===== design/flow/run.sh =====
#!/bin/bash
# the make line also repeats each setting of config.mk as NAME=value (left out here)
make -C /OpenROAD-flow-scripts/flow DESIGN_CONFIG=/design/flow/config.mk WORK_HOME=/design/flow/orfs CLKGATE_MAP_FILE= finish

===== design/flow/constraint.sdc =====
create_clock -name core_clock -period 4.73 [get_ports {clk}]
set_input_delay 0.9460 -clock core_clock [delete_from_list [all_inputs] [get_ports {clk}]]
set_output_delay 0.9460 -clock core_clock [all_outputs]
set_load 0.01 [all_outputs]

===== design/flow/design.v =====
module top #(parameter WIDTH = 32)
(
	input				   clk,
	input				   rst,
	input 				   div_ready,
	input 				   div_datavalid_i,
	input 	   [WIDTH-1:0] div_dividend_i,
	input 	   [WIDTH-1:0] div_divisor_i,
	output reg 		 	   div_doing_o,
	output reg 		 	   div_qrvalid_o,
	output reg [WIDTH-1:0] div_quotient_o,
	output reg [WIDTH-1:0] div_remainder_o
);
reg [2*WIDTH  :0] div_remainder_r 	[WIDTH-1:0];
reg [2*WIDTH-1:0] div_divisor_r   	[WIDTH-1:0];
reg [  WIDTH-1:0] div_quotient_r  	[WIDTH-1:0];
reg               div_data_valid_r 	[WIDTH-1:0];
reg 		 	  div_qrvalid_r;
reg [WIDTH-1:0]   div_quotiento_r;
reg [WIDTH-1:0]   div_remaindero_r;
always @(posedge clk) begin
    if (rst) begin
    	div_doing_o <= 1'b0;
    end
    else if (div_qrvalid_o) begin
      	div_doing_o <= 1'b0;
    end
    else if(div_datavalid_i) begin
      	div_doing_o <= 1'b1;
    end
end
always @(posedge clk ) begin
	if (rst) begin
    	div_quotient_o 	<= 1'b0;
		div_remainder_o	<= 0;
		div_qrvalid_o	<=0;
    end
	else if (div_ready)begin
		div_quotient_o 	<= 1'b0;
		div_remainder_o	<= 0;
		div_qrvalid_o	<=0;
	end
	else if(div_qrvalid_r)begin
		div_quotient_o 	<= div_quotiento_r;
		div_remainder_o	<= div_remaindero_r;
		div_qrvalid_o	<= div_qrvalid_r;
	end
end
genvar div_m_var;
always @ (posedge clk ) begin
	if (rst) begin
		div_remainder_r	[0] <= {2*WIDTH+1{1'b0}};
		div_divisor_r  	[0] <= {2*WIDTH  {1'b0}};
		div_quotient_r 	[0] <= {  WIDTH  {1'b0}};
		div_data_valid_r[0] <=            1'b0  ;
	end else if (div_datavalid_i) begin
		if (|div_divisor_i) begin 
			div_remainder_r	[0] 	<= (div_dividend_i<<1) - (div_divisor_i<<WIDTH);
			div_divisor_r  	[0] 	<= div_divisor_i<<WIDTH;
			div_quotient_r 	[0] 	<= {  WIDTH  {1'b0}};
			div_data_valid_r[0] 	<=            1'b1  ;
		end else begin
			div_remainder_r	[0] 	<= {2*WIDTH+1{1'b0}};
			div_divisor_r  	[0] 	<= {2*WIDTH  {1'b0}};
			div_quotient_r 	[0] 	<= {  WIDTH  {1'b0}};
			div_data_valid_r[0] 	<=            1'b0  ;
		end
	end else begin
		div_remainder_r	[0]		<= {2*WIDTH+1{1'b0}};
		div_divisor_r  	[0]		<= {2*WIDTH  {1'b0}};
		div_quotient_r 	[0]		<= {  WIDTH  {1'b0}};
		div_data_valid_r[0]		<=            1'b0  ;
	end
end
generate
for (div_m_var=1;div_m_var<WIDTH;div_m_var=div_m_var+1) begin: calculate_cycle
	always @ (posedge clk ) begin
		if (rst) begin
			div_remainder_r[div_m_var] 	<= {2*WIDTH+1{1'b0}};
			div_divisor_r  [div_m_var] 	<= {2*WIDTH  {1'b0}};
			div_quotient_r [div_m_var] 	<= {  WIDTH  {1'b0}};
			div_data_valid_r[div_m_var] <=            1'b0  ;
		end else if (div_data_valid_r[div_m_var-1]) begin
			if (div_remainder_r[div_m_var-1][2*WIDTH]) begin 
				div_remainder_r[div_m_var] <= ((div_remainder_r[div_m_var-1]+div_divisor_r[div_m_var-1])<<1) - div_divisor_r[div_m_var-1];
				div_divisor_r  [div_m_var] <= div_divisor_r  [div_m_var-1];
				div_quotient_r [div_m_var] <= div_quotient_r [div_m_var-1]<<1 ;
				div_data_valid_r[div_m_var] <= div_data_valid_r[div_m_var-1];
			end else begin 
				div_remainder_r[div_m_var] <= (div_remainder_r[div_m_var-1]<<1) - div_divisor_r[div_m_var-1];
				div_divisor_r  [div_m_var] <= div_divisor_r  [div_m_var-1];
				div_quotient_r [div_m_var] <= (div_quotient_r [div_m_var-1]<<1) + 1'b1;
				div_data_valid_r[div_m_var] <= div_data_valid_r[div_m_var-1];
			end
		end else begin
			div_remainder_r[div_m_var] <= div_remainder_r[div_m_var-1];
			div_divisor_r  [div_m_var] <= div_divisor_r  [div_m_var-1];
			div_quotient_r [div_m_var] <= div_quotient_r [div_m_var-1];
			div_data_valid_r[div_m_var] <= div_data_valid_r[div_m_var-1];
		end
	end
end
endgenerate
always @ (posedge clk ) begin
	if (rst) begin
		div_remaindero_r <= {WIDTH{1'b0}};
		div_remaindero_r  <= {WIDTH{1'b0}};
		div_qrvalid_r  <=        1'b0  ;
	end else if (div_data_valid_r[WIDTH-1]) begin
		if (div_remainder_r[WIDTH-1][2*WIDTH]) begin
			div_remaindero_r <= (div_remainder_r[WIDTH-1]+div_divisor_r[WIDTH-1])>>WIDTH;
			div_quotiento_r  <= div_quotient_r [WIDTH-1]<<1;
			div_qrvalid_r  <= div_data_valid_r[WIDTH-1];
		end else begin
			div_remaindero_r <= div_remainder_r[WIDTH-1]>>WIDTH;
			div_quotiento_r  <= (div_quotient_r [WIDTH-1]<<1) + 1'b1;
			div_qrvalid_r  <= div_data_valid_r[WIDTH-1];
		end
	end else begin
			div_qrvalid_r  <= div_data_valid_r[WIDTH-1];
	end
end
endmodule

===== design/flow/config.mk =====
export PLATFORM = sky130hd
export DESIGN_NAME = top
export DESIGN_NICKNAME = top
export VERILOG_FILES = /design/flow/design.v
export SDC_FILE = /design/flow/constraint.sdc
export NUM_CORES = 4
export LEC_CHECK = 0
export CAP_MARGIN = 20
export CORE_MARGIN = 2
export CORE_UTILIZATION = 72
export CTS_CLUSTER_SIZE = 42
export SETUP_SLACK_MARGIN = -0.34
export SLEW_MARGIN = 20

==> run summary, run 1 <==
Top non-seq family - AND-OR/OR-AND gates
Mapped Cells - 24528
TritonCTS Buffers - 330
Fail Step - global routing (5_1_grt)
IO buf count - 133
Routability Congestion - 1.01
dominant cell type by area after synthesis - dfxtp_1
Floorplan Nets - 26645
Top cells by area - dfxtp_1 31%, ha_1 12%, mux2i_1 8.0%
clock sink total - 3235
sequential-to-total area share from yosys stat - 0.312
Ys Warns - 5
YS chip area - 208000 µm²
Max-area cell share - 0.308
DP Wirelength - 461 mm
synth cell count leaders - 3878 x nor2_1, 3203 x dfxtp_1, 1986 x ha_1, 1694 x a21oi_1, 1671 x mux2i_1
DIE AREA - 294000 µm²
mean post-synth cell area - 8.50 µm²
Cell Type Count - 100
clock root buffer - clkbuf_16
yosys adder share - 0.125
top-count cell post-synth - nor2_1
pre-CTS WS - -0.937 ns
ao+oa area frac - 0.172
count of library flops with an enable pin - 32
Commonest flop - dfxtp_1
Rows - 197
total I/O pin count - 134
asr flop ratio synth - 0
CTS H-tree lvls - 5
MUX share of area - 0.122
xor+xnor area frac - 0.0689
Basic Gates by Area - 0.154
ys flops - 3235
CTS max path bufs - 4
Synth Cell Area - 208000 µm²
core area - 288000 µm²
DIE HEIGHT - 542 µm
fp util - 0.724
status - did not finish
die extent in x - 542 µm
ys cells - 24528
-- what timing repair did --
action	in CTS
gates resized	795
pin swaps	503
setup buffers	247
setup endpoints to repair	272
hold buffers	0
-- stage by stage --
step           cells  hold slack, ns  utilization  cell area (µm²)
4_1_cts        31758           0.404        0.879           253000
3_3_place_gp   30944           0.386        0.823           237000
2_1_floorplan  24528           0.386            -           209000
3_5_place_dp   30944           0.389        0.823           237000
==> inputs of run 2 (changes only) <==
CORE_UTILIZATION = 70   (was 72)
CTS_CLUSTER_SIZE = default   (was 42)
SETUP_SLACK_MARGIN = -0.45   (was -0.34)
clock period = 4.8 ns   (was 4.73 ns; I/O delays follow)
==> run 2 against run 1 <==
  * Synthesized cell count unchanged
  * Die size up 2.8%
  * Synthesized area unchanged
  * The layout now fails its checks (setup timing)
==> run summary, run 2 <==
hold slack final - 0.402 ns
DP Area - 236000 µm² (-0.62%)
clock sink total - 3235 (unchanged)
Max power group - the clock network
CP Capture Type - register
mean post-synth cell area - 8.50 µm² (unchanged)
Clk pin slew, worst setup/hold paths - 0.07 ns
ys cells - 24528 (unchanged)
RR Endpoint - div_remainder_r[14][64]
Sw Share - 0.254
synth cell count leaders - 3878 x nor2_1, 3203 x dfxtp_1, 1986 x ha_1, 1694 x a21oi_1, 1671 x mux2i_1
asr flop ratio synth - 0 (unchanged)
CTS max path bufs - 4 (unchanged)
MUX share of area - 0.122 (unchanged)
Routability Congestion - 0.995 (-1.0%)
final core occ - 0.857
slowest cell delay on critical path - 0.51 ns
largest net degree at the start of global routing - 218
DR iter-0 viols - 15401
final non-filler cell total - 31731
Hold EP - div_quotiento_r[8]
Final Skew - 0.0836 ns
yosys adder share - 0.125 (unchanged)
ao+oa area frac - 0.172 (unchanged)
count of final hold-check violations - 0
count of library flops with an enable pin - 32 (unchanged)
Power Density - 246 nW/µm²
Max-area cell share - 0.308 (unchanged)
combinational power - 7.83 mW
actual slew at the worst max-slew pin - 1.20 ns
Final Max Slew Viols - 0
Clock Power - 27.4 mW
Antenna Nets Post-Route - 0
DIE HEIGHT - 550 µm (+1.4%)
DIE AREA - 302000 µm² (+2.8%)
Setup CP Type - reg2reg
Final min period - 5.59 ns
worst hold path class - reg2reg
CTS H-tree lvls - 5 (unchanged)
reg2reg start - div_divisor_r[13][32]
TritonRoute pass-1 iters - 10
Cell Type Count - 100 (unchanged)
hold path depth - 0
DP Wirelength - 444 mm (-3.6%)
Worst Setup SP - div_divisor_r[13][32]
critical-path maximum fanout - 3
P&R area growth vs syn - 22.0%
Commonest flop - dfxtp_1
Vias/cell - 6.11
fmax - 0.179 GHz
static leakage - 114 nW
global-route wire length before repair - 949 mm
global-route usage over all layers - 0.379
Max VDD drop - 381 µV
number of global-route vias before repair - 190090
Late-Pin Clk Latency - 1.00 ns
placed instance count - 30903 (-0.13%)
sequential-to-total area share from yosys stat - 0.312 (unchanged)
Top non-seq family - AND-OR/OR-AND gates
max-cap viol count - 0
via count - 193979
slew margin rel. - 0.203
CP Data Required Time - 5.66 ns
Worst setup SP type - register
tool warnings - 56
Overflow after GRT - 0
xor+xnor area frac - 0.0689 (unchanged)
fp util - 0.703 (-0.0205)
initial antenna violation count - 17
register share of total power - 0.436
CP delay by family, top - AND-OR/OR-AND gates
failed layout checks - setup timing
crit path max-delay cell type - or4b_1
Levels on crit path - 29
clock root buffer - clkbuf_16
dominant cell type by area after synthesis - dfxtp_1
Clock Power Share - 0.439
Final Instance Area - 254000 µm²
top-count cell post-synth - nor2_1
WL/cell - 19.8 µm
ys flops - 3235 (unchanged)
TritonCTS Buffers - 337 (+2.1%)
Sequential Power - 27.3 mW
Rows - 200 (+1.5%)
die extent in x - 550 µm (+1.4%)
Nets - 29621
status - finished with violations
Ys Warns - 5 (unchanged)
Top cells by area - dfxtp_1 31%, ha_1 12%, mux2i_1 8.0%
reg-to-reg slack, setup - -0.79 ns
Synth Cell Area - 208000 µm² (unchanged)
CP most frequent cell - buf_4
total I/O pin count - 134 (unchanged)
Basic Gates by Area - 0.154 (unchanged)
CP Data Arrival Time - 6.44 ns
crit path to - div_remainder_r[14][64]
switching pwr - 15.9 mW
crit path setup slack, layout - -0.785 ns
Logic pwr share - 0.125
FF-to-FF path depth - 29
DRC Markers - 0
hold-fix buffer count after cts - 0 (unchanged)
routed wire length - 630 mm
internal power - 46.6 mW
Tot Pwr - 62.6 mW
core area - 297000 µm² (+2.9%)
IO buf count - 133 (unchanged)
Hold Crit Start - div_quotient_r[31][7]
Floorplan Nets - 26645 (unchanged)
CP Buf/Inv Count - 9
Mapped Cells - 24528 (unchanged)
Tcrit/Tclk final - 1.16
CTS tree - yes
Finish-stage setup viols - 296
YS chip area - 208000 µm² (unchanged)
RSZ-0062 raised after global routing - yes
==> run 2: final cells by class <==
class	instances	area, µm²
antenna	6	15.0
clock inverter	170	2030
multi-input combinational	18787	139000
clock buffer	451	9620
timing repair buffer	3488	26800
sequential	3235	65300
inverter	1655	6220
tap	3939	4930
fill	16837	42300
==> run 2: timing repair <==
| item | 4_1_cts | 5_1_grt |
|---|---|---|
| buffers inserted | 102 | 157 |
| pin swaps | 217 | 608 |
| endpoints found under the setup margin | 170 | 284 |
| resized | 358 | 910 |
==> run 2: metrics by stage <==
step	TNS [ns]	setup slack (ns)
after floorplan	-8.27	-0.481
after global placement	-82.89	-0.808
after detailed placement	-117.67	-1.01
after CTS	-74.65	-0.677
after global routing	-152.17	-1.11
final	-66.48	-0.785
==> run 2: routing by layer <==
| layer | global-route usage | up-vias | part of all wire |
|---|---|---|---|
| li1 | - | 92034 | - |
| met1 | 0.425 | 91488 | 0.38 |
| met2 | 0.680 | 7643 | 0.49 |
| met3 | 0.0579 | 2798 | 0.063 |
| met4 | 0.217 | 16 | 0.066 |
| met5 | 0 | - | 0.00017 |
==> inputs of run 3 (changes only) <==
CTS_CLUSTER_DIAMETER = 25   (was default)
MAX_ROUTING_LAYER = met4   (was default)
SETUP_SLACK_MARGIN = 1.03   (was -0.45)
clock period = 4.22 ns   (was 4.8 ns; I/O delays follow)
==> run 3 against run 2 <==
  * The run now fails in global routing (5_1_grt)
  * Synthesized area stayed put
  * Die size unchanged
  * Synthesized cell count is the same
==> run summary, run 3 <==
synth cell count leaders - 3878 x nor2_1, 3203 x dfxtp_1, 1986 x ha_1, 1694 x a21oi_1, 1671 x mux2i_1
Synth Cell Area - 208000 µm² (unchanged)
placed instance count - 32255 (+4.4%)
Commonest flop - dfxtp_1
global-route usage over all layers - 0.920
Routability Congestion - 1.00 (+1.0%)
pre-CTS WS - -1.25 ns (-0.246 ns)
ao+oa area frac - 0.172 (unchanged)
ys flops - 3235 (unchanged)
Rows - 200 (unchanged)
DIE AREA - 302000 µm² (unchanged)
status - did not finish
YS chip area - 208000 µm² (unchanged)
DIE HEIGHT - 550 µm (unchanged)
IO buf count - 133 (unchanged)
clock root buffer - clkbuf_16
Mapped Cells - 24528 (unchanged)
Ys Warns - 5 (unchanged)
DP Wirelength - 480 mm (+8.0%)
Top non-seq family - AND-OR/OR-AND gates
total I/O pin count - 134 (unchanged)
Fail Step - global routing (5_1_grt)
mean post-synth cell area - 8.50 µm² (unchanged)
Overflow after GRT - 5297
hold-fix buffer count after cts - 0 (unchanged)
MUX share of area - 0.122 (unchanged)
Cell Type Count - 100 (unchanged)
ys cells - 24528 (unchanged)
sequential-to-total area share from yosys stat - 0.312 (unchanged)
die extent in x - 550 µm (unchanged)
fp util - 0.703 (unchanged)
CTS H-tree lvls - 6 (+1)
TritonCTS Buffers - 682 (+100%)
yosys adder share - 0.125 (unchanged)
Floorplan Nets - 26645 (unchanged)
asr flop ratio synth - 0 (unchanged)
Basic Gates by Area - 0.154 (unchanged)
Top cells by area - dfxtp_1 31%, ha_1 12%, mux2i_1 8.0%
Err - [ERROR GRT-0116] Global routing finished with congestion. Check the congestion regions in the DRC Viewer.
CTS max path bufs - 4 (unchanged)
top-count cell post-synth - nor2_1
count of library flops with an enable pin - 32 (unchanged)
clock sink total - 3235 (unchanged)
Max-area cell share - 0.308 (unchanged)
core area - 297000 µm² (unchanged)
DP Area - 251000 µm² (+6.4%)
dominant cell type by area after synthesis - dfxtp_1
xor+xnor area frac - 0.0689 (unchanged)
==> run 3: timing repair <==
action,CTS
endpoints found under the hold margin,0
pin swaps,1067
setup endpoints to repair,820
buffers inserted,480
resized,1368
==> run 3: stage by stage <==
step,setup TNS [ns],hold slack [ns],util
floorplan,-27.16,0.386,-
global placement,-162.57,0.386,0.846
detailed placement,-218.92,0.390,0.846
CTS,-258.68,0.246,0.963
==> run 3: per-layer routing <==
layer | GRT overflow | track usage
met1 | 204 | 0.881
met2 | 3153 | 1.03
met3 | 371 | 0.812
met4 | 1569 | 0.967
met5 | - | -
==> inputs of run 4 (changes only) <==
CELL_PAD_IN_SITES_DETAIL_PLACEMENT = 1   (was default)
CORE_UTILIZATION = 40   (was 70)
CTS_CLUSTER_DIAMETER = default   (was 25)
GPL_TIMING_DRIVEN = 0   (was default)
SETUP_SLACK_MARGIN = default   (was 1.03)
SLEW_MARGIN = 35   (was 20)
clock period = 7.5 ns   (was 4.22 ns; I/O delays follow)
==> run 4 against run 3 <==
  * The run now finishes clean
  * Die size rose by 74%
  * Synthesized cell count is the same
  * Synthesized area is the same
==> run summary, run 4 <==
global-route usage over all layers - 0.288
yosys adder share - 0.125 (unchanged)
initial antenna violation count - 59
combinational power - 4.52 mW
DP Wirelength - 632 mm (+32%)
reg2reg start - div_divisor_r[9][32]
Logic pwr share - 0.111
top-count cell post-synth - nor2_1
max-cap viol count - 0
MUX share of area - 0.122 (unchanged)
RSZ-0062 raised after global routing - no
count of library flops with an enable pin - 32 (unchanged)
Final Max Slew Viols - 0
routed wire length - 767 mm
Cell Type Count - 100 (unchanged)
via count - 181175
Antenna Nets Post-Route - 0
Setup CP Type - reg2reg
ys cells - 24528 (unchanged)
Synth Cell Area - 208000 µm² (unchanged)
static leakage - 99.2 nW
asr flop ratio synth - 0 (unchanged)
core area - 520000 µm² (+75%)
TritonCTS Buffers - 363 (-47%)
Tcrit/Tclk final - 0.940
Floorplan Nets - 26645 (unchanged)
IO buf count - 132 (-0.75%)
hold path depth - 0
Overflow after GRT - 0
CP delay by family, top - AND-OR/OR-AND gates
Finish-stage setup viols - 0
mean post-synth cell area - 8.50 µm² (unchanged)
Nets - 27200
Max power group - the clock network
CTS max path bufs - 4 (unchanged)
xor+xnor area frac - 0.0689 (unchanged)
slew margin rel. - 0.304
YS chip area - 208000 µm² (unchanged)
count of final hold-check violations - 0
DIE HEIGHT - 726 µm (+32%)
Commonest flop - dfxtp_1
CP Data Arrival Time - 7.95 ns
Max VDD drop - 179 µV
Power Density - 175 nW/µm²
TritonRoute pass-1 iters - 6
actual slew at the worst max-slew pin - 1.04 ns
largest net degree at the start of global routing - 25
final core occ - 0.448
Top Layer Used - met4
fmax - 0.142 GHz
clock sink total - 3235 (unchanged)
ys flops - 3235 (unchanged)
internal power - 29.8 mW
worst hold path class - reg2reg
RR Endpoint - div_remainder_r[10][64]
synth cell count leaders - 3878 x nor2_1, 3203 x dfxtp_1, 1986 x ha_1, 1694 x a21oi_1, 1671 x mux2i_1
CP Capture Type - register
WL/cell - 23.7 µm
Final Skew - 0.0635 ns
crit path max-delay cell type - a221oi_1
metal1 wirelength - 323 mm
Final min period - 7.05 ns
Levels on crit path - 28
Sw Share - 0.268
length of routed met2 wiring - 374 mm
Ys Warns - 5 (unchanged)
Hold EP - div_quotiento_r[2]
crit path to - div_remainder_r[10][64]
number of global-route vias before repair - 188509
reg-to-reg slack, setup - 0.45 ns
DR iter-0 viols - 10265
Worst setup SP type - register
P&R area growth vs syn - 11.7%
DRC Markers - 0
total I/O pin count - 134 (unchanged)
switching pwr - 10.9 mW
Worst Setup SP - div_divisor_r[9][32]
status - timing/DRC/antenna clean
tool warnings - 27
fp util - 0.401 (-0.302)
CP Data Required Time - 8.41 ns
CTS tree - yes
dominant cell type by area after synthesis - dfxtp_1
global-route wire length before repair - 1150 mm
clock root buffer - clkbuf_16
CP Buf/Inv Count - 1
critical-path maximum fanout - 5
Routability Congestion - 0.986 (-1.9%)
Sequential Power - 17.5 mW
sequential-to-total area share from yosys stat - 0.312 (unchanged)
DIE AREA - 527000 µm² (+74%)
register share of total power - 0.428
Max-area cell share - 0.308 (unchanged)
Top cells by area - dfxtp_1 31%, ha_1 12%, mux2i_1 8.0%
setup total negative slack - 0 ns
Vias/cell - 5.60
Late-Pin Clk Latency - 1.07 ns
die extent in x - 726 µm (+32%)
Clk pin slew, worst setup/hold paths - 0.07 ns
ao+oa area frac - 0.172 (unchanged)
Clock Power Share - 0.461
Clock Power - 18.8 mW
Storage cell area - 65100 µm²
CTS H-tree lvls - 5 (-1)
Met3 Routed Length - 31.3 mm
Mapped Cells - 24528 (unchanged)
Top non-seq family - AND-OR/OR-AND gates
Basic Gates by Area - 0.154 (unchanged)
FF-to-FF path depth - 28
Rows - 265 (+33%)
Fillers - 61714
Comb gate area - 134000 µm²
Tot Pwr - 40.7 mW
slowest cell delay on critical path - 0.61 ns
Hold Crit Start - div_quotient_r[31][1]
## run 4: layout make-up
type,instances,area share
tap,6942,0.0373
sequential,3235,0.280
buffer,851,0.0148
clock inverter,190,0.0105
multi-input combinational,18787,0.576
antenna,42,0.000452
clock buffer,477,0.0438
timing repair buffer,190,0.0111
inverter,1655,0.0267
## run 4: through the flow
step / worst slack [ns] / instance area, µm² / instances / hold slack [ns]
floorplan: 1.98 / 208000 / 24528 / 0.386
global placement: -4.25 / 218000 / 31602 / 0.386
detailed placement: 0.544 / 220000 / 31659 / 0.390
CTS: 0.461 / 233000 / 32326 / 0.339
global route: 0.176 / 233000 / 32359 / 0.349
finish: 0.452 / 233000 / 32369 / 0.353
## run 4: what timing repair did
action	4_1_cts	5_1_grt
setup endpoints to repair	0	1
resized	0	1
hold buffers	0	0
buffers inserted	0	0
endpoints found under the hold margin	0	0
## run 4: routing by layer
layer	vias up	global-route usage
li1	87005	-
met1	88895	0.336
met2	3833	0.496
met3	1442	0.0310
met4	0	0.132
met5	-	-
==> inputs of run 5 (changes only) <==
CELL_PAD_IN_SITES_DETAIL_PLACEMENT = default   (was 1)
CORE_UTILIZATION = 57   (was 40)
GPL_TIMING_DRIVEN = default   (was 0)
HOLD_SLACK_MARGIN = 0.29   (was default)
MAX_ROUTING_LAYER = default   (was met4)
SLEW_MARGIN = 20   (was 35)
TNS_END_PERCENT = 5   (was default)
clock period = 2.93 ns   (was 7.5 ns; I/O delays follow)
==> run 5 against run 4 <==
  * Now fails the layout checks on setup timing
  * Routed wire length is 19% lower
  * Non-clock buffer count is 6373 higher
  * Count of clock-buffer cells in the layout is 25 lower
  * Die size is 30% lower
  * Register-to-register slack worse by 3.0 ns
  * Sequential share of layout area is 5.2 points lower
  * Sequential cell count stayed put
  * Combinational power went up to 3.1 times the previous value
  * Fmax is 29% higher
  * Clock power is 140% higher
==> run summary, run 5 <==
status - finished with violations
failed layout checks - setup timing
Power Density - 362 nW/µm² (+110%)
Antenna Nets Post-Route - 0 (unchanged)
Clk pin slew, worst setup/hold paths - 0.06 ns (about the same)
Hold EP - div_remainder_r[0][32]
hold path depth - 4 (+4)
Floorplan Nets - 26645 (unchanged)
Top cells by area - dfxtp_1 31%, ha_1 12%, mux2i_1 8.0%
max-cap viol count - 0 (unchanged)
die extent in x - 609 µm (-16%)
Overflow after GRT - 0 (unchanged)
DIE AREA - 371000 µm² (-30%)
top-count cell post-synth - nor2_1
DP Area - 268000 µm² (+22%)
static leakage - 135 nW (+36%)
Final Instance Area - 287000 µm² (+23%)
fp util - 0.571 (+0.170)
CP Buf/Inv Count - 1 (unchanged)
DR iter-0 viols - 11056 (+7.7%)
DP Wirelength - 488 mm (-23%)
crit path setup slack, layout - -2.51 ns (-2.97 ns)
Top non-seq family - AND-OR/OR-AND gates
number of global-route vias before repair - 200195 (+6.2%)
global-route wire length before repair - 995 mm (-13%)
sequential-to-total area share from yosys stat - 0.312 (unchanged)
Hold Crit Start - div_dividend_i[31]
Max VDD drop - 553 µV (+210%)
YS chip area - 208000 µm² (unchanged)
switching pwr - 26.1 mW (+140%)
Levels on crit path - 26 (-7.1%)
dominant cell type by area after synthesis - dfxtp_1
ao+oa area frac - 0.172 (unchanged)
CTS tree - yes
combinational power - 14.2 mW (+210%)
Routability Congestion - 0.940 (-4.7%)
fmax - 0.184 GHz (+29%)
CTS max path bufs - 4 (unchanged)
xor+xnor area frac - 0.0689 (unchanged)
Max-area cell share - 0.308 (unchanged)
Mapped Cells - 24528 (unchanged)
Clock Power - 45.3 mW (+140%)
Tcrit/Tclk final - 1.86 (+0.918)
Commonest flop - dfxtp_1
ys cells - 24528 (unchanged)
CP Data Required Time - 3.73 ns (-4.68 ns)
Finish-stage setup viols - 837 (+837)
via count - 198914 (+9.8%)
actual slew at the worst max-slew pin - 1.06 ns (+0.0285 ns)
ys flops - 3235 (unchanged)
asr flop ratio synth - 0 (unchanged)
worst hold path class - in2reg
CTS H-tree lvls - 5 (unchanged)
Worst setup SP type - register
met3 usage - 0.0309 (-0.000111)
Top Usage Layer GRT - met2
yosys adder share - 0.125 (unchanged)
WL/cell - 17.1 µm (-28%)
P&R area growth vs syn - 37.9%
RSZ-0062 raised after global routing - yes
DIE HEIGHT - 609 µm (-16%)
synth cell count leaders - 3878 x nor2_1, 3203 x dfxtp_1, 1986 x ha_1, 1694 x a21oi_1, 1671 x mux2i_1
CP delay by family, top - AND-OR/OR-AND gates
clock root buffer - clkbuf_16
Basic Gates by Area - 0.154 (unchanged)
Cell Type Count - 100 (unchanged)
FF-to-FF path depth - 26 (-7.1%)
reg-to-reg slack, setup - -2.51 ns (-2.97 ns)
clock sink total - 3235 (unchanged)
global-route usage over all layers - 0.322 (+0.0346)
Max power group - the clock network
CP Data Arrival Time - 6.25 ns (-1.70 ns)
internal power - 78.0 mW (+160%)
count of library flops with an enable pin - 32 (unchanged)
DRC Markers - 0 (unchanged)
Sequential Power - 44.6 mW (+150%)
TritonRoute pass-1 iters - 6 (unchanged)
initial antenna violation count - 13 (-78%)
Vias/cell - 5.44 (-2.7%)
mean post-synth cell area - 8.50 µm² (unchanged)
crit path to - div_remainder_r[15][64]
Sw Share - 0.251 (-0.0174)
Setup CP Type - reg2reg
Final Skew - 0.0633 ns (-0.000142 ns)
tool warnings - 51 (+89%)
Final min period - 5.44 ns (-1.60 ns)
slew margin rel. - 0.291 (-0.0131)
Synth Cell Area - 208000 µm² (unchanged)
total I/O pin count - 134 (unchanged)
core area - 365000 µm² (-30%)
register share of total power - 0.428 (about the same)
Rows - 222 (-16%)
Nets - 33551 (+23%)
Logic pwr share - 0.136 (+0.025)
placed instance count - 35612 (+12%)
Final Max Slew Viols - 0 (unchanged)
CP Capture Type - register
Clock Power Share - 0.436 (-0.025)
M2 GR Usage - 0.591 (+0.0951)
Late-Pin Clk Latency - 0.99 ns (-0.08 ns)
crit path max-delay cell type - or3b_4
TritonCTS Buffers - 341 (-6.1%)
final non-filler cell total - 36538 (+13%)
critical-path maximum fanout - 3 (-2)
final core occ - 0.787 (+0.340)
reg2reg start - div_remainder_r[14][32]
Worst Setup SP - div_remainder_r[14][32]
Ys Warns - 5 (unchanged)
MUX share of area - 0.122 (unchanged)
largest net degree at the start of global routing - 158 (+530%)
slowest cell delay on critical path - 0.41 ns (-0.20 ns)
routed wire length - 624 mm (-19%)
met1 usage - 0.380 (+0.0438)
setup total negative slack - -1130.15 ns (-1130.15 ns)
count of final hold-check violations - 0 (unchanged)
RR Endpoint - div_remainder_r[15][64]
IO buf count - 133 (+0.76%)
==> run 5: metrics by stage <==
step | worst slack, ns | total power, mW | hold WS, ns
5_1_grt | -2.74 | 108 | 0.344
6_report | -2.51 | 104 | 0.351
3_5_place_dp | -2.56 | 58.4 | 0.389
4_1_cts | -2.40 | 104 | 0.291
2_1_floorplan | -2.17 | 53.5 | 0.386
3_3_place_gp | -2.45 | 58.2 | 0.386
==> run 5: routing by layer <==
metal,vias to the layer above,routed length [µm]
li1,99783,-
met1,93780,260000
met2,3950,312000
met3,1395,22600
met4,6,28600
met5,-,46
==> run 5: repair_timing <==
action,CTS,global route
resized,566,532
endpoints found under the setup margin,830,868
setup buffers,173,88
hold endpoints to repair,199,0
pin swaps,520,405
hold buffers,50,0
==> run 5: layout make-up <==
type	instances	area [µm²]
diodes	7	17.5
clock buffers	452	9590
clock inverters	172	2260
fillers	25987	77600
inverters	1655	6230
multi-input cells	18787	141000
flip-flops and latches	3235	65300
well taps	4816	6030
repair buffers	7414	57200
==> inputs of run 6 (changes only) <==
ABC_AREA = 0   (was default)
CORE_ASPECT_RATIO = 1.37   (was default)
CORE_UTILIZATION = 68   (was 57)
CTS_CLUSTER_SIZE = 34   (was default)
GPL_ROUTABILITY_DRIVEN = 1   (was default)
HOLD_SLACK_MARGIN = default   (was 0.29)
MIN_ROUTING_LAYER = met1   (was default)
PLACE_DENSITY_LB_ADDON = 0.16   (was default)
SETUP_SLACK_MARGIN = 1.45   (was default)
SLEW_MARGIN = 0   (was 20)
TNS_END_PERCENT = default   (was 5)
clock period = 5.09 ns   (was 2.93 ns; I/O delays follow)
==> run 6 against run 5 <==
  * Still fails the layout checks on setup timing
  * Critical path depth rose by 2
  * Critical endpoint is now div_remainder_r[19][63]
  * Sequential cell count did not move
  * Setup slack improved by 1.5 ns
  * Synthesized area did not move
  * Combinational power fell by 44%
  * Fmax fell by 10%
  * Synthesized cell count did not move
  * Design area fell by 9.9%
==> run summary, run 6 <==
xor+xnor area frac - 0.0689 (unchanged)
yosys adder share - 0.125 (unchanged)
DP Area - 231000 µm² (-14%)
Top non-seq family - AND-OR/OR-AND gates
CP Data Arrival Time - 6.88 ns (+0.63 ns)
met3 usage - 0.0923 (+0.0614)
clock root buffer - clkbuf_16
switching pwr - 15.3 mW (-41%)
total I/O pin count - 134 (unchanged)
Synth Cell Area - 208000 µm² (unchanged)
ao+oa area frac - 0.172 (unchanged)
CTS H-tree lvls - 5 (unchanged)
dominant cell type by area after synthesis - dfxtp_1
fp util - 0.682 (+0.110)
crit path to - div_remainder_r[19][63]
max-cap viol count - 0 (unchanged)
Rows - 238 (+7.2%)
Sequential Power - 25.7 mW (-42%)
WL/cell - 23.6 µm (+38%)
DP Wirelength - 502 mm (+2.9%)
Top Usage Layer GRT - met2
combinational power - 7.97 mW (-44%)
count of library flops with an enable pin - 32 (unchanged)
Overflow after GRT - 0 (unchanged)
YS chip area - 208000 µm² (unchanged)
actual slew at the worst max-slew pin - 1.42 ns (+0.359 ns)
DRC Markers - 0 (unchanged)
CP Data Required Time - 5.91 ns (+2.18 ns)
Worst Setup SP - div_remainder_r[18][32]
tool warnings - 61 (+20%)
IO buf count - 133 (unchanged)
CP delay by family, top - AND-OR/OR-AND gates
Cell Type Count - 100 (unchanged)
Final Skew - 0.0822 ns (+0.0189 ns)
critical-path maximum fanout - 3 (unchanged)
Worst setup SP type - register
global-route usage over all layers - 0.426 (+0.104)
Basic Gates by Area - 0.154 (unchanged)
Levels on crit path - 28 (+7.7%)
Mapped Cells - 24528 (unchanged)
Final Instance Area - 259000 µm² (-9.9%)
crit path max-delay cell type - nand4_1
number of global-route vias before repair - 201959 (+0.88%)
MUX share of area - 0.122 (unchanged)
TritonRoute pass-1 iters - 16 (+10)
static leakage - 114 nW (-16%)
Setup CP Type - reg2reg
largest net degree at the start of global routing - 224 (+42%)
crit path setup slack, layout - -0.971 ns (+1.54 ns)
ys cells - 24528 (unchanged)
Finish-stage setup viols - 95 (-89%)
die extent in x - 477 µm (-22%)
Hold EP - div_quotiento_r[16]
CP most frequent cell - buf_6
CP Capture Type - register
Fillers - 16958 (-35%)
count of final hold-check violations - 0 (unchanged)
register share of total power - 0.438 (+0.010)
initial antenna violation count - 53 (+40)
slew margin rel. - 0.0514 (-0.239)
P&R area growth vs syn - 24.2%
synth cell count leaders - 3878 x nor2_1, 3203 x dfxtp_1, 1986 x ha_1, 1694 x a21oi_1, 1671 x mux2i_1
M2 GR Usage - 0.783 (+0.192)
Clock Power - 25.0 mW (-45%)
clock sink total - 3235 (unchanged)
Late-Pin Clk Latency - 0.98 ns (about the same)
routed wire length - 741 mm (+19%)
Commonest flop - dfxtp_1
Vias/cell - 6.38 (+17%)
setup total negative slack - -27.02 ns (+1103.13 ns)
Final Max Slew Viols - 0 (unchanged)
worst hold path class - reg2reg
Sw Share - 0.260 (+0.00931)
Antenna Nets Post-Route - 0 (unchanged)
pre-CTS WS - -0.592 ns (+1.97 ns)
FF-to-FF path depth - 28 (+7.7%)
TritonCTS Buffers - 319 (-6.5%)
RSZ-0062 raised after global routing - yes
via count - 200369 (+0.73%)
CTS max path bufs - 4 (unchanged)
CP Buf/Inv Count - 6 (+5)
top-count cell post-synth - nor2_1
Max VDD drop - 283 µV (-49%)
Clock Power Share - 0.426 (-0.010)
ys flops - 3235 (unchanged)
Top cells by area - dfxtp_1 31%, ha_1 12%, mux2i_1 8.0%
Routability Congestion - 1.02 (+8.9%)
Max power group - sequential cells
mean post-synth cell area - 8.50 µm² (unchanged)
internal power - 43.5 mW (-44%)
Logic pwr share - 0.136 (about the same)
Tot Pwr - 58.7 mW (-44%)
CTS tree - yes
reg2reg start - div_remainder_r[18][32]
status - finished with violations
Ys Warns - 5 (unchanged)
core area - 306000 µm² (-16%)
DIE AREA - 311000 µm² (-16%)
Final min period - 6.06 ns (+0.618 ns)
Max-area cell share - 0.308 (unchanged)
sequential-to-total area share from yosys stat - 0.312 (unchanged)
asr flop ratio synth - 0 (unchanged)
Hold Crit Start - div_quotient_r[31][15]
Tcrit/Tclk final - 1.19 (-0.667)
fmax - 0.165 GHz (-10%)
reg-to-reg slack, setup - -0.97 ns (+1.54 ns)
RR Endpoint - div_remainder_r[19][63]
Power Density - 227 nW/µm² (-37%)
hold path depth - 0 (-4)
Floorplan Nets - 26645 (unchanged)
DR iter-0 viols - 14430 (+31%)
hold-fix buffer count after cts - 0 (-100%)
met1 usage - 0.362 (-0.0181)
Clk pin slew, worst setup/hold paths - 0.07 ns (about the same)
slowest cell delay on critical path - 0.62 ns (+0.21 ns)
global-route wire length before repair - 1060 mm (+6.8%)
failed layout checks - setup timing
DIE HEIGHT - 652 µm (+7.1%)
Nets - 29160 (-13%)
## run 6: metal layers
layer  share of wire  up-vias
li1                -    91038
met1            0.31    94280
met2            0.49     9776
met3           0.069     5235
met4            0.13       40
met5         0.00057        -
## run 6: cell type report
class / count / area [µm²] / share of cell area
Clock inverter: 141 / 1790 / 0.00691
Multi-Input combinational cell: 18787 / 147000 / 0.566
Timing Repair Buffer: 3045 / 24600 / 0.0951
Sequential cell: 3235 / 65400 / 0.253
Tap cell: 4080 / 5100 / 0.0197
Clock buffer: 430 / 9090 / 0.0351
Antenna cell: 46 / 115 / 0.000445
Inverter: 1655 / 6240 / 0.0241
## run 6: per-stage QoR
| step | utilization | hold slack [ns] | cells |
|---|---|---|---|
| detailed placement | 0.757 | 0.389 | 30184 |
| CTS | 0.821 | 0.406 | 31107 |
| global placement | 0.757 | 0.386 | 30183 |
| global route | 0.846 | 0.415 | 31394 |
| floorplan | - | 0.386 | 24528 |
| finish | 0.847 | 0.404 | 31419 |
## run 6: repair_timing
action | in CTS | in global routing
resized | 1345 | 1254
pin swaps | 1059 | 962
endpoints found under the hold margin | 0 | 0
setup buffers | 352 | 264
setup endpoints to repair | 698 | 754
==> inputs of run 7 (changes only) <==
CAP_MARGIN = 5   (was 20)
CELL_PAD_IN_SITES_DETAIL_PLACEMENT = 1   (was default)
CELL_PAD_IN_SITES_GLOBAL_PLACEMENT = 0   (was default)
CORE_ASPECT_RATIO = 1.02   (was 1.37)
CORE_UTILIZATION = 20   (was 68)
CTS_CLUSTER_SIZE = 25   (was 34)
GPL_ROUTABILITY_DRIVEN = 0   (was 1)
GPL_TIMING_DRIVEN = 1   (was default)
MAX_ROUTING_LAYER = met5   (was default)
MIN_ROUTING_LAYER = met2   (was met1)
PLACE_DENSITY_LB_ADDON = 0.26   (was 0.16)
SETUP_SLACK_MARGIN = -0.21   (was 1.45)
TNS_END_PERCENT = 75   (was default)
clock period = 7.75 ns   (was 5.09 ns; I/O delays follow)
==> run 7 against run 6 <==
  * Now clean on timing, DRC and antenna
  * Die size went up to 3.4 times the previous value
  * Cell count is 23% higher
  * Setup slack better by 1.7 ns
  * Clock skew is 0.011 ns higher
  * Combinational power is 49% lower
  * Global-route usage is 25 points lower
==> run summary, run 7 <==
CP Data Required Time - 8.68 ns (+2.77 ns)
Power Density - 169 nW/µm² (-26%)
largest net degree at the start of global routing - 183 (-18%)
Floorplan Nets - 26645 (unchanged)
Max-area cell share - 0.308 (unchanged)
Top cells by area - dfxtp_1 31%, ha_1 12%, mux2i_1 8.0%
Nets - 26486 (-9.2%)
Worst setup SP type - register
tool warnings - 66 (+8.2%)
Late-Pin Clk Latency - 1.08 ns (+0.10 ns)
DR iter-0 viols - 29415 (+100%)
yosys adder share - 0.125 (unchanged)
Clock Power Share - 0.479 (+0.053)
slew margin rel. - 0.173 (+0.122)
top-count cell post-synth - nor2_1
DP Area - 225000 µm² (-2.6%)
Max power group - the clock network
global-route usage over all layers - 0.173 (-0.253)
Mapped Cells - 24528 (unchanged)
crit path max-delay cell type - o311ai_0
register share of total power - 0.420 (-0.018)
mean post-synth cell area - 8.50 µm² (unchanged)
Post-CTS Setup Inserts - 0 (-100%)
core area - 1040000 µm² (+240%)
crit path to - div_remainder_r[9][64]
RR Endpoint - div_remainder_r[9][64]
Vias/cell - 6.24 (-2.1%)
ao+oa area frac - 0.172 (unchanged)
routed wire length - 633 mm (-15%)
worst hold path class - reg2reg
P&R area growth vs syn - 14.5%
post-cts repair resize count - 0 (-100%)
ys flops - 3235 (unchanged)
final non-filler cell total - 38566 (+23%)
Cell Type Count - 100 (unchanged)
TritonRoute pass-1 iters - 9 (-7)
reg2reg start - div_divisor_r[8][32]
WL/cell - 16.4 µm (-30%)
Hold Crit Start - div_quotient_r[31][1]
Final Skew - 0.0932 ns (+0.0110 ns)
synth cell count leaders - 3878 x nor2_1, 3203 x dfxtp_1, 1986 x ha_1, 1694 x a21oi_1, 1671 x mux2i_1
fmax - 0.141 GHz (-14%)
status - timing/DRC/antenna clean
Antenna Nets Post-Route - 0 (unchanged)
Max VDD drop - 190 µV (-33%)
TritonCTS Buffers - 399 (+25%)
MUX share of area - 0.122 (unchanged)
Clock Power - 19.3 mW (-23%)
Hold EP - div_quotiento_r[2]
YS chip area - 208000 µm² (unchanged)
Final min period - 7.07 ns (+1.01 ns)
total I/O pin count - 134 (unchanged)
Final Instance Area - 239000 µm² (-7.8%)
ys cells - 24528 (unchanged)
FF-to-FF path depth - 24 (-14%)
CP Buf/Inv Count - 1 (-5)
clock sink total - 3235 (unchanged)
dominant cell type by area after synthesis - dfxtp_1
critical path, cell by cell - ha_1 > inv_1 > fa_1 > nor2b_1 > o21ai_0 > a21boi_0 > o311ai_0 > o211ai_1 > o41ai_1 > o21a_1 > xnor2_1 > mux2_2 > ha_1 > and3_1 > and2_1 > a221oi_1 > o21ai_0 > nand3_1 > a311oi_1 > o21a_1 > nor2_1 > xnor2_1 > and3_1 > o31a_1
RSZ-0062 raised after global routing - no
Commonest flop - dfxtp_1
Final Max Slew Viols - 0 (unchanged)
CP delay by family, top - AND-OR/OR-AND gates
CP Data Arrival Time - 8.00 ns (+1.12 ns)
CP Capture Type - register
static leakage - 98.4 nW (-13%)
Logic pwr share - 0.101 (-0.035)
Synth Cell Area - 208000 µm² (unchanged)
DIE HEIGHT - 1.04 mm (+59%)
clock root buffer - clkbuf_16
max-cap viol count - 0 (unchanged)
Clk pin slew, worst setup/hold paths - 0.06 ns (about the same)
Tcrit/Tclk final - 0.912 (-0.278)
Fillers - 123027 (+630%)
actual slew at the worst max-slew pin - 1.23 ns (-0.191 ns)
DRC Markers - 0 (unchanged)
Overflow after GRT - 0 (unchanged)
Basic Gates by Area - 0.154 (unchanged)
DIE AREA - 1050000 µm² (+240%)
Worst Setup SP - div_divisor_r[8][32]
Setup CP Type - reg2reg
Ys Warns - 5 (unchanged)
CTS H-tree lvls - 5 (unchanged)
reg-to-reg slack, setup - 0.68 ns (+1.65 ns)
combinational power - 4.08 mW (-49%)
setup total negative slack - 0 ns (+27.02 ns)
count of final hold-check violations - 0 (unchanged)
CTS tree - yes
hold-fix buffer count after cts - 0 (unchanged)
internal power - 29.8 mW (-32%)
placed instance count - 37838 (+25%)
fp util - 0.201 (-0.481)
DP Wirelength - 494 mm (-1.6%)
number of global-route vias before repair - 274907 (+36%)
initial antenna violation count - 0 (-100%)
Top non-seq family - AND-OR/OR-AND gates
Rows - 378 (+59%)
critical-path maximum fanout - 4 (+1)
xor+xnor area frac - 0.0689 (unchanged)
global-route wire length before repair - 994 mm (-6.5%)
count of library flops with an enable pin - 32 (unchanged)
die extent in x - 1.01 mm (+110%)
Sequential Power - 16.9 mW (-34%)
IO buf count - 133 (unchanged)
final core occ - 0.230 (-0.617)
Sw Share - 0.260 (+0.000363)
Levels on crit path - 24 (-14%)
slowest cell delay on critical path - 0.71 ns (+0.09 ns)
Storage cell area - 65200 µm² (-0.31%)
Comb gate area - 134000 µm² (-8.6%)
via count - 240821 (+20%)
asr flop ratio synth - 0 (unchanged)
hold path depth - 0 (unchanged)
sequential-to-total area share from yosys stat - 0.312 (unchanged)
CTS max path bufs - 5 (+1)
Finish-stage setup viols - 0 (-100%)
switching pwr - 10.5 mW (-31%)
run 7: area by class of cell:
class                   count  share of cell area
diodes                     24            0.000252
flip-flops and latches   3235               0.273
repair buffers            291              0.0113
multi-input cells       18787               0.561
clock inverters           165             0.00805
clock buffers             539              0.0475
well taps               13870              0.0727
inverters                1655              0.0260
run 7: per-stage QoR:
stage               hold WS [ns]  worst slack (ns)  power, mW
floorplan                  0.386              2.23       20.2
global placement           0.392             0.930       21.1
detailed placement         0.391             0.978       21.1
CTS                        0.403             0.888       40.5
global route               0.408             0.250       41.9
finish                     0.401             0.679       40.2
run 7: metal layers:
layer  vias up  share of wire  track usage
met3      4794           0.38        0.218
met2     66359           0.55        0.224
met5         -         0.0035       0.0174
li1      84728              -            -
met1     84883              0            -
met4        57          0.065       0.0279
==> inputs of run 8 (changes only) <==
ABC_AREA = default   (was 0)
CAP_MARGIN = 20   (was 5)
CELL_PAD_IN_SITES_DETAIL_PLACEMENT = default   (was 1)
CELL_PAD_IN_SITES_GLOBAL_PLACEMENT = default   (was 0)
CORE_ASPECT_RATIO = default   (was 1.02)
CORE_UTILIZATION = 70   (was 20)
CTS_CLUSTER_DIAMETER = 25   (was default)
CTS_CLUSTER_SIZE = default   (was 25)
GPL_ROUTABILITY_DRIVEN = default   (was 0)
GPL_TIMING_DRIVEN = default   (was 1)
MAX_ROUTING_LAYER = default   (was met5)
MIN_ROUTING_LAYER = default   (was met2)
PLACE_DENSITY_LB_ADDON = default   (was 0.26)
SETUP_SLACK_MARGIN = 1.39   (was -0.21)
SLEW_MARGIN = 20   (was 0)
TNS_END_PERCENT = default   (was 75)
clock period = 5.47 ns   (was 7.75 ns; I/O delays follow)
==> run 8 against run 7 <==
  * Now fails the layout checks on setup timing
  * Global-route usage up 20 points
  * Non-clock buffer count up 623
  * Die size down 71%
  * Highest routed layer unchanged
  * Via count down 22%
  * Sequential cell count unchanged
  * Critical endpoint is now div_remainder_r[20][64]
  * Total power up 85%
  * Hold slack better by 0.0022 ns
  * Synthesized area unchanged
  * Clock skew up 0.017 ns
  * First-iteration DRC count down 43%
  * Combinational power up 52%
  * Utilization up 62 points
==> run summary, run 8 <==
Final min period - 5.53 ns (-1.54 ns)
Max power group - the clock network
Worst Setup SP - div_remainder_r[19][42]
Setup CP Type - reg2reg
xor+xnor area frac - 0.0689 (unchanged)
crit path to - div_remainder_r[20][64]
reg-to-reg slack, setup - -0.06 ns (-0.74 ns)
CTS H-tree lvls - 6 (+1)
Clock Power Share - 0.595 (+0.116)
Max VDD drop - 586 µV (+210%)
TritonCTS Buffers - 691 (+73%)
Nets - 27401 (+3.5%)
Finish-stage setup viols - 2 (+2)
switching pwr - 18.9 mW (+81%)
internal power - 55.7 mW (+87%)
Routability Congestion - 0.971
WL/cell - 21.3 µm (+30%)
ao+oa area frac - 0.172 (unchanged)
failed layout checks - setup timing
actual slew at the worst max-slew pin - 1.19 ns (-0.0395 ns)
global-route usage over all layers - 0.378 (+0.205)
top-count cell post-synth - nor2_1
FF-to-FF path depth - 24 (unchanged)
slew margin rel. - 0.200 (+0.0271)
RSZ-0062 raised after global routing - yes
TritonRoute pass-1 iters - 10 (+1)
Logic pwr share - 0.083 (-0.018)
synth cell count leaders - 3878 x nor2_1, 3203 x dfxtp_1, 1986 x ha_1, 1694 x a21oi_1, 1671 x mux2i_1
final core occ - 0.847 (+0.618)
Cell Type Count - 100 (unchanged)
static leakage - 108 nW (+10%)
number of global-route vias before repair - 184680 (-33%)
clock sink total - 3235 (unchanged)
fp util - 0.703 (+0.502)
crit path max-delay cell type - or4b_4
CP Data Arrival Time - 6.48 ns (-1.52 ns)
DIE HEIGHT - 550 µm (-47%)
Hold EP - div_quotiento_r[18]
Overflow after GRT - 0 (unchanged)
count of library flops with an enable pin - 32 (unchanged)
sequential-to-total area share from yosys stat - 0.312 (unchanged)
Final Max Slew Viols - 0 (unchanged)
Ys Warns - 5 (unchanged)
dominant cell type by area after synthesis - dfxtp_1
Floorplan Nets - 26645 (unchanged)
RR Endpoint - div_remainder_r[20][64]
Power Density - 297 nW/µm² (+76%)
combinational power - 6.19 mW (+52%)
DIE AREA - 302000 µm² (-71%)
CP Capture Type - register
Top cells by area - dfxtp_1 31%, ha_1 12%, mux2i_1 8.0%
pre-CTS WS - -0.0558 ns (-1.03 ns)
Rows - 200 (-47%)
Mapped Cells - 24528 (unchanged)
critical-path maximum fanout - 6 (+2)
IO buf count - 133 (unchanged)
Commonest flop - dfxtp_1
status - finished with violations
via count - 189007 (-22%)
Tot Pwr - 74.6 mW (+85%)
worst hold path class - reg2reg
Top non-seq family - AND-OR/OR-AND gates
total I/O pin count - 134 (unchanged)
CP Data Required Time - 6.42 ns (-2.26 ns)
Max-area cell share - 0.308 (unchanged)
die extent in x - 550 µm (-46%)
DP Wirelength - 414 mm (-16%)
DRC Markers - 0 (unchanged)
Clk pin slew, worst setup/hold paths - 0.05 ns (about the same)
ys cells - 24528 (unchanged)
slowest cell delay on critical path - 0.46 ns (-0.25 ns)
CP Buf/Inv Count - 2 (+1)
max-cap viol count - 0 (unchanged)
asr flop ratio synth - 0 (unchanged)
Vias/cell - 6.34 (+1.5%)
fmax - 0.181 GHz (+28%)
Tcrit/Tclk final - 1.01 (+0.0990)
routed wire length - 636 mm (+0.47%)
critical path, cell by cell - ha_1 > a21o_1 > a211oi_2 > nand2_1 > o21ai_0 > a31oi_4 > a41oi_2 > buf_4 > nand2b_1 > a21oi_2 > xnor2_1 > mux2_4 > ha_4 > inv_2 > nor3_4 > and4_1 > o2bb2ai_4 > nor3_2 > o31ai_2 > a31oi_2 > nand4b_1 > nand3_2 > or4b_4 > o211ai_1
tool warnings - 57 (-14%)
MUX share of area - 0.122 (unchanged)
CP delay by family, top - AND-OR/OR-AND gates
initial antenna violation count - 23 (+23)
count of final hold-check violations - 0 (unchanged)
Antenna Nets Post-Route - 0 (unchanged)
DR iter-0 viols - 16905 (-43%)
Final Skew - 0.111 ns (+0.0175 ns)
Levels on crit path - 24 (unchanged)
Basic Gates by Area - 0.154 (unchanged)
Late-Pin Clk Latency - 1.12 ns (+0.04 ns)
yosys adder share - 0.125 (unchanged)
Sw Share - 0.254 (-0.00680)
Hold Crit Start - div_quotient_r[31][17]
Clock Power - 44.4 mW (+130%)
register share of total power - 0.322 (-0.098)
largest net degree at the start of global routing - 198 (+8.2%)
CTS tree - yes
crit path setup slack, layout - -0.0624 ns (-0.741 ns)
YS chip area - 208000 µm² (unchanged)
CTS max path bufs - 4 (-1)
hold path depth - 0 (unchanged)
setup total negative slack - -0.0772 ns (-0.0772 ns)
Sequential Power - 24.0 mW (+42%)
ys flops - 3235 (unchanged)
Synth Cell Area - 208000 µm² (unchanged)
global-route wire length before repair - 945 mm (-4.9%)
mean post-synth cell area - 8.50 µm² (unchanged)
reg2reg start - div_remainder_r[19][42]
core area - 297000 µm² (-71%)
clock root buffer - clkbuf_16
Worst setup SP type - register
P&R area growth vs syn - 20.5%
[run 8: cell type report]
cell class / count / area, µm²
multi-input cells: 18787 / 142000
clock buffers: 829 / 18600
repair buffers: 914 / 7650
fillers: 16645 / 45200
diodes: 13 / 32.5
well taps: 3939 / 4930
clock inverters: 461 / 6700
flip-flops and latches: 3235 / 65400
inverters: 1655 / 6240
[run 8: timing repair]
action	in CTS	in global routing
pin swaps	339	605
cloned	0	0
setup endpoints to repair	588	679
gates resized	414	1002
hold buffers	0	0
buffers inserted	227	226
[run 8: per-layer routing]
metal | vias to the layer above | global-route usage | share of wire | wire length (µm)
li1 | 87855 | - | - | -
met4 | 14 | 0.218 | 0.067 | 42700
met5 | - | 0 | 0.00014 | 86
met3 | 3119 | 0.0654 | 0.071 | 44900
met2 | 8853 | 0.667 | 0.48 | 308000
met1 | 89166 | 0.429 | 0.38 | 241000
[run 8: stage by stage]
step	hold WS, ns	cell area (µm²)	instances
floorplan	0.386	210000	24528
global placement	0.386	216000	28076
detailed placement	0.389	216000	28076
CTS	0.399	245000	29593
global route	0.405	251000	29821
finish	0.403	251000	29833
==> inputs of run 9 (changes only) <==
CORE_UTILIZATION = 72   (was 70)
CTS_CLUSTER_DIAMETER = 27   (was 25)
CTS_CLUSTER_SIZE = 42   (was default)
SETUP_SLACK_MARGIN = 0.93   (was 1.39)
clock period = 5.4 ns   (was 5.47 ns; I/O delays follow)
==> run 9 against run 8 <==
  * Combinational power is 17% higher
  * Critical path depth fell by 1
  * Total power is 2.6% lower
  * Critical path type unchanged
  * Highest routed layer unchanged
  * The layout still fails its checks (setup timing)
==> run summary, run 9 <==
status - finished with violations
failed layout checks - setup timing
internal power - 53.5 mW (-3.9%)
max-cap viol count - 0 (unchanged)
CP Capture Type - register
asr flop ratio synth - 0 (unchanged)
initial antenna violation count - 26 (+13%)
DIE AREA - 294000 µm² (-2.8%)
Routability Congestion - 0.970 (-0.12%)
TritonCTS Buffers - 639 (-7.5%)
Worst setup SP type - register
Fillers - 14073 (-15%)
WL/cell - 22.5 µm (+5.7%)
Top non-seq family - AND-OR/OR-AND gates
Overflow after GRT - 0 (unchanged)
MUX share of area - 0.122 (unchanged)
P&R area growth vs syn - 21.4%
routed wire length - 672 mm (+5.5%)
setup total negative slack - -2.41 ns (-2.33 ns)
switching pwr - 19.2 mW (+1.3%)
CP Buf/Inv Count - 3 (+1)
Clock Power - 41.1 mW (-7.4%)
CTS H-tree lvls - 6 (unchanged)
Cell Type Count - 100 (unchanged)
DIE HEIGHT - 542 µm (-1.4%)
number of global-route vias before repair - 188312 (+2.0%)
sequential-to-total area share from yosys stat - 0.312 (unchanged)
hold slack final - 0.387 ns (-0.0165 ns)
Rows - 197 (-1.5%)
Power Density - 287 nW/µm² (-3.3%)
Basic Gates by Area - 0.154 (unchanged)
largest net degree at the start of global routing - 196 (-1.0%)
Sw Share - 0.264 (+0.0101)
Nets - 27583 (+0.66%)
Worst Setup SP - div_remainder_r[6][38]
CP most frequent cell - buf_4
crit path max-delay cell type - a21oi_1
combinational power - 7.23 mW (+17%)
Finish-stage setup viols - 16 (+14)
Max-area cell share - 0.308 (unchanged)
ys cells - 24528 (unchanged)
reg2reg start - div_remainder_r[6][38]
Final Max Slew Viols - 0 (unchanged)
RR Endpoint - div_remainder_r[7][64]
static leakage - 109 nW (+0.28%)
yosys adder share - 0.125 (unchanged)
mean post-synth cell area - 8.50 µm² (unchanged)
xor+xnor area frac - 0.0689 (unchanged)
fmax - 0.169 GHz (-6.7%)
Floorplan Nets - 26645 (unchanged)
Setup CP Type - reg2reg
Synth Cell Area - 208000 µm² (unchanged)
slowest cell delay on critical path - 0.74 ns (+0.28 ns)
count of library flops with an enable pin - 32 (unchanged)
clock root buffer - clkbuf_16
global-route wire length before repair - 964 mm (+2.0%)
Late-Pin Clk Latency - 1.09 ns (-0.03 ns)
Logic pwr share - 0.099 (+0.016)
Sequential Power - 24.3 mW (about the same)
worst hold path class - reg2reg
slew margin rel. - 0.184 (-0.0162)
critical-path maximum fanout - 4 (-2)
Clk pin slew, worst setup/hold paths - 0.05 ns (about the same)
Vias/cell - 6.57 (+3.7%)
ys flops - 3235 (unchanged)
crit path setup slack, layout - -0.528 ns (-0.465 ns)
ao+oa area frac - 0.172 (unchanged)
Max VDD drop - 478 µV (-18%)
fp util - 0.724 (+0.0205)
CP Data Arrival Time - 6.86 ns (+0.38 ns)
DRC Markers - 0 (unchanged)
hold path depth - 0 (unchanged)
global-route usage over all layers - 0.394 (+0.0158)
die extent in x - 542 µm (-1.4%)
critical path, cell by cell - ha_1 > or2_2 > a21oi_1 > a211oi_4 > nor2_2 > o22ai_2 > buf_4 > buf_4 > buf_4 > o31ai_1 > ha_2 > and2_1 > o21a_1 > o21a_1 > a311oi_2 > o21ai_1 > o21bai_4 > a311oi_2 > o21bai_1 > a21oi_2 > xnor2_2 > a21o_1 > a32o_2
Final min period - 5.93 ns (+0.395 ns)
CTS tree - yes
Ys Warns - 5 (unchanged)
Antenna Nets Post-Route - 0 (unchanged)
total I/O pin count - 134 (unchanged)
Clock Power Share - 0.566 (-0.029)
tool warnings - 63 (+11%)
Top cells by area - dfxtp_1 31%, ha_1 12%, mux2i_1 8.0%
clock sink total - 3235 (unchanged)
register share of total power - 0.335 (+0.013)
core area - 288000 µm² (-2.8%)
CP delay by family, top - AND-OR/OR-AND gates
Levels on crit path - 23 (-4.2%)
DR iter-0 viols - 20186 (+19%)
CTS max path bufs - 4 (unchanged)
TritonRoute pass-1 iters - 17 (+7)
top-count cell post-synth - nor2_1
Mapped Cells - 24528 (unchanged)
YS chip area - 208000 µm² (unchanged)
reg-to-reg slack, setup - -0.53 ns (-0.47 ns)
Hold Crit Start - div_quotient_r[31][1]
Max power group - the clock network
Final Skew - 0.0923 ns (-0.0183 ns)
dominant cell type by area after synthesis - dfxtp_1
synth cell count leaders - 3878 x nor2_1, 3203 x dfxtp_1, 1986 x ha_1, 1694 x a21oi_1, 1671 x mux2i_1
FF-to-FF path depth - 23 (-4.2%)
Tcrit/Tclk final - 1.10 (+0.0863)
Hold EP - div_quotiento_r[2]
via count - 195709 (+3.5%)
crit path to - div_remainder_r[7][64]
Commonest flop - dfxtp_1
CP Data Required Time - 6.33 ns (-0.09 ns)
DP Wirelength - 405 mm (-2.4%)
count of final hold-check violations - 0 (unchanged)
IO buf count - 133 (unchanged)
actual slew at the worst max-slew pin - 1.22 ns (+0.0315 ns)
RSZ-0062 raised after global routing - yes
[run 9: metrics by stage]
stage	power (mW)	cells	instance area, µm²	setup slack (ns)	utilization
final	72.7	29802	253000	-0.528	0.878
after global routing	74.3	29790	253000	-0.561	0.878
after CTS	71.2	29449	245000	0.00309	0.850
after detailed placement	30.2	27985	216000	-0.120	0.751
after global placement	30.1	27985	216000	-0.0480	0.751
after floorplan	29.0	24528	210000	0.295	-
[run 9: metal layers]
metal  track usage  vias to the layer above  share of wire
met4         0.242                       20          0.079
met2         0.689                    11585           0.47
met3        0.0647                     4353          0.084
li1              -                    88281              -
met5             0                        -        0.00021
met1         0.448                    91470           0.37
[run 9: final cells by class]
type,count,area [µm²],share of cell area
well taps,3781,4730,0.0187
multi-input cells,18787,145000,0.571
clock buffers,782,17400,0.0689
diodes,16,40.0,0.000158
repair buffers,1148,9400,0.0371
clock inverters,398,5250,0.0207
flip-flops and latches,3235,65400,0.259
inverters,1655,6240,0.0246
[run 9: repair_timing]
item                       in CTS  in global routing
setup buffers                 284                336
setup endpoints to repair     456                563
resized                       791               1242
pin swaps                     624                937
hold buffers                    0                  0
==> inputs of run 10 (changes only) <==
ABC_AREA = 0   (was default)
CAP_MARGIN = 0   (was 20)
CTS_CLUSTER_DIAMETER = default   (was 27)
CTS_CLUSTER_SIZE = default   (was 42)
HOLD_SLACK_MARGIN = -0.08   (was default)
SETUP_SLACK_MARGIN = 1.1   (was 0.93)
clock period = 3.72 ns   (was 5.4 ns; I/O delays follow)
==> run 10 against run 9 <==
  * The flow now stops in global routing (5_1_grt)
  * Die size is the same
  * Synthesized cell count is the same
  * Synthesized area is the same
==> run summary, run 10 <==
status - did not finish
Fail Step - global routing (5_1_grt)
Err - [ERROR GRT-0116] Global routing finished with congestion. Check the congestion regions in the DRC Viewer.
Synth Cell Area - 208000 µm² (unchanged)
DP Wirelength - 531 mm (+31%)
clock sink total - 3235 (unchanged)
Basic Gates by Area - 0.154 (unchanged)
TritonCTS Buffers - 331 (-48%)
Floorplan Nets - 26645 (unchanged)
core area - 288000 µm² (unchanged)
asr flop ratio synth - 0 (unchanged)
total I/O pin count - 134 (unchanged)
Max-area cell share - 0.308 (unchanged)
CTS H-tree lvls - 5 (-1)
sequential-to-total area share from yosys stat - 0.312 (unchanged)
fp util - 0.724 (unchanged)
top-count cell post-synth - nor2_1
ys flops - 3235 (unchanged)
DIE AREA - 294000 µm² (unchanged)
IO buf count - 133 (unchanged)
Mapped Cells - 24528 (unchanged)
count of library flops with an enable pin - 32 (unchanged)
Ys Warns - 5 (unchanged)
hold-fix buffer count after cts - 0 (unchanged)
yosys adder share - 0.125 (unchanged)
CTS max path bufs - 4 (unchanged)
MUX share of area - 0.122 (unchanged)
pre-CTS WS - -1.78 ns (-1.66 ns)
synth cell count leaders - 3878 x nor2_1, 3203 x dfxtp_1, 1986 x ha_1, 1694 x a21oi_1, 1671 x mux2i_1
Cell Type Count - 100 (unchanged)
Overflow after GRT - 11363
Routability Congestion - 0.998 (+2.9%)
ao+oa area frac - 0.172 (unchanged)
die extent in x - 542 µm (unchanged)
YS chip area - 208000 µm² (unchanged)
xor+xnor area frac - 0.0689 (unchanged)
Top non-seq family - AND-OR/OR-AND gates
global-route usage over all layers - 0.959
clock root buffer - clkbuf_16
Top cells by area - dfxtp_1 31%, ha_1 12%, mux2i_1 8.0%
Commonest flop - dfxtp_1
Rows - 197 (unchanged)
ys cells - 24528 (unchanged)
dominant cell type by area after synthesis - dfxtp_1
mean post-synth cell area - 8.50 µm² (unchanged)
DIE HEIGHT - 542 µm (unchanged)
run 10: per-layer routing:
metal  overflow  GRT usage
met5         59      0.638
met3        428      0.837
met4       3350       1.06
met1        269      0.901
met2       7257       1.11
run 10: what timing repair did:
action,4_1_cts
endpoints found under the setup margin,1055
cloned,0
hold endpoints to repair,0
resized,1092
pin swaps,904
buffers inserted,424
run 10: stage by stage:
stage                     setup TNS (ns)  std cells  instance area, µm²  hold WS, ns
after floorplan                  -170.27      24528              215000        0.386
after global placement           -408.25      33223              261000        0.386
after detailed placement         -538.94      33223              261000        0.389
after CTS                        -625.02      34253              281000        0.184
Power figures rest on the tool's default switching activity, not on a simulated workload.
